Design dot_product, start of the top module:
module dot_product (
	input ap_clk,
	input ap_rst,
	output [16-1:0]  	memory_Addr_A,
	output 						memory_EN_A,
	output 						memory_WEN_A,
	output [32-1:0]	memory_Din_A,
	input  [32-1:0] 	memory_Dout_A,
	output [16-1:0]  	memory_Addr_B,
	output 						memory_EN_B,
	output 						memory_WEN_B,
	output [32-1:0]	memory_Din_B,
	input  [32-1:0] 	memory_Dout_B,
	input 						fifo_in_empty_n,
	input  [(3+2+16)-1:0]	fifo_in_dout,
	output 						fifo_in_read,
	input 						fifo_out_full_n,
	output 						fifo_out_write,
	output [(3+2+16)-1:0]	fifo_out_din
);
	wire 						internal_rst;
	wire 						cjob_load_en;
	wire 						cjob_out_en;
	wire [16-1:0] 		job_offset;
datapath #(32) dp(
	.input_a(memory_Dout_A), 
	.input_b(memory_Dout_B), 
	.clk(ap_clk), 
	.rst(internal_rst), 
	.out(memory_Din_A)
);
controller #(16, 100) ctrl(
	.clk(ap_clk),
	.rst(ap_rst),
	.out_rst(internal_rst),
	.ce_0(memory_EN_A),
	.ce_1(memory_EN_B),
	.we_0(memory_WEN_A),
	.we_1(memory_WEN_B),
	.cjob_offset(job_offset),
	.address_0(memory_Addr_A),
	.address_1(memory_Addr_B),
	.fin_buf_empty(fifo_in_empty_n),
	.fin_rd_en(fifo_in_read),
	.fout_buf_full(fifo_out_full_n),
	.fout_wr_en(fifo_out_write),
	.cjob_load_en(cjob_load_en),
  ...
For scale: roughly 3100 cells after synthesis, ~120 flip-flops, roughly 210 I/O pins.
Settings: LEC_CHECK=0, ABC_AREA=1, CAP_MARGIN=20, CORE_ASPECT_RATIO=0.52, CORE_MARGIN=2, CORE_UTILIZATION=57, CTS_CLUSTER_DIAMETER=56, CTS_CLUSTER_SIZE=100, GPL_ROUTABILITY_DRIVEN=0, GPL_TIMING_DRIVEN=1, MIN_ROUTING_LAYER=met2, PLACE_DENSITY_LB_ADDON=0.21, SLEW_MARGIN=5, TNS_END_PERCENT=40; clock period 9.51 ns.
run.sh (not shown) runs the stock make flow with config.mk's settings and CLKGATE_MAP_FILE=.
The baseline died in global routing (5_1_grt) on GRT-0116.
Change:
==> flow/config.mk (replaced) <==
export PLATFORM = sky130hd
export DESIGN_NAME = dot_product
export DESIGN_NICKNAME = dot_product
export VERILOG_FILES = /design/flow/design.v
export SDC_FILE = /design/flow/constraint.sdc
export NUM_CORES = 4
export LEC_CHECK = 0
export CAP_MARGIN = 20
export CORE_ASPECT_RATIO = 0.52
export CORE_MARGIN = 2
export CORE_UTILIZATION = 57
export PLACE_DENSITY_LB_ADDON = 0.21
export SLEW_MARGIN = 20
This time the run finished clean.
Synthesized cell count came out lower by 22%.
Die area shrinks by 5.4%.
Synthesized area came out lower by about 5.5%.
Change:
--- a/flow/config.mk
+++ b/flow/config.mk
@@ -7,7 +7,14 @@
 export LEC_CHECK = 0
+export ABC_AREA = 1
 export CAP_MARGIN = 20
-export CORE_ASPECT_RATIO = 0.52
+export CORE_ASPECT_RATIO = 0.72
 export CORE_MARGIN = 2
 export CORE_UTILIZATION = 57
+export CTS_CLUSTER_DIAMETER = 56
+export CTS_CLUSTER_SIZE = 100
+export GPL_ROUTABILITY_DRIVEN = 0
+export GPL_TIMING_DRIVEN = 0
+export MIN_ROUTING_LAYER = met2
 export PLACE_DENSITY_LB_ADDON = 0.21
-export SLEW_MARGIN = 20
+export SLEW_MARGIN = 5
+export TNS_END_PERCENT = 65
This time the run ended with an error in global routing (5_1_grt); die size grows by 5.5%; area after synthesis grows by 5.8%; synthesized cell count grows by 28%.
Change:
==> flow/config.mk (replaced) <==
export PLATFORM = sky130hd
export DESIGN_NAME = dot_product
export DESIGN_NICKNAME = dot_product
export VERILOG_FILES = /design/flow/design.v
export SDC_FILE = /design/flow/constraint.sdc
export NUM_CORES = 4
export LEC_CHECK = 0
export CAP_MARGIN = 20
export CORE_ASPECT_RATIO = 0.5
export CORE_MARGIN = 10
export CORE_UTILIZATION = 62
export CTS_CLUSTER_DIAMETER = 232
export CTS_CLUSTER_SIZE = 98
export PLACE_DENSITY = 0.86
export SLEW_MARGIN = 20
export TNS_END_PERCENT = 20
Outcome: The new run finished with timing, DRC and antenna clean. Die size rose by 3.2%. Synthesized cell count goes down by 22%. Synthesized area is lower by 5.5%.
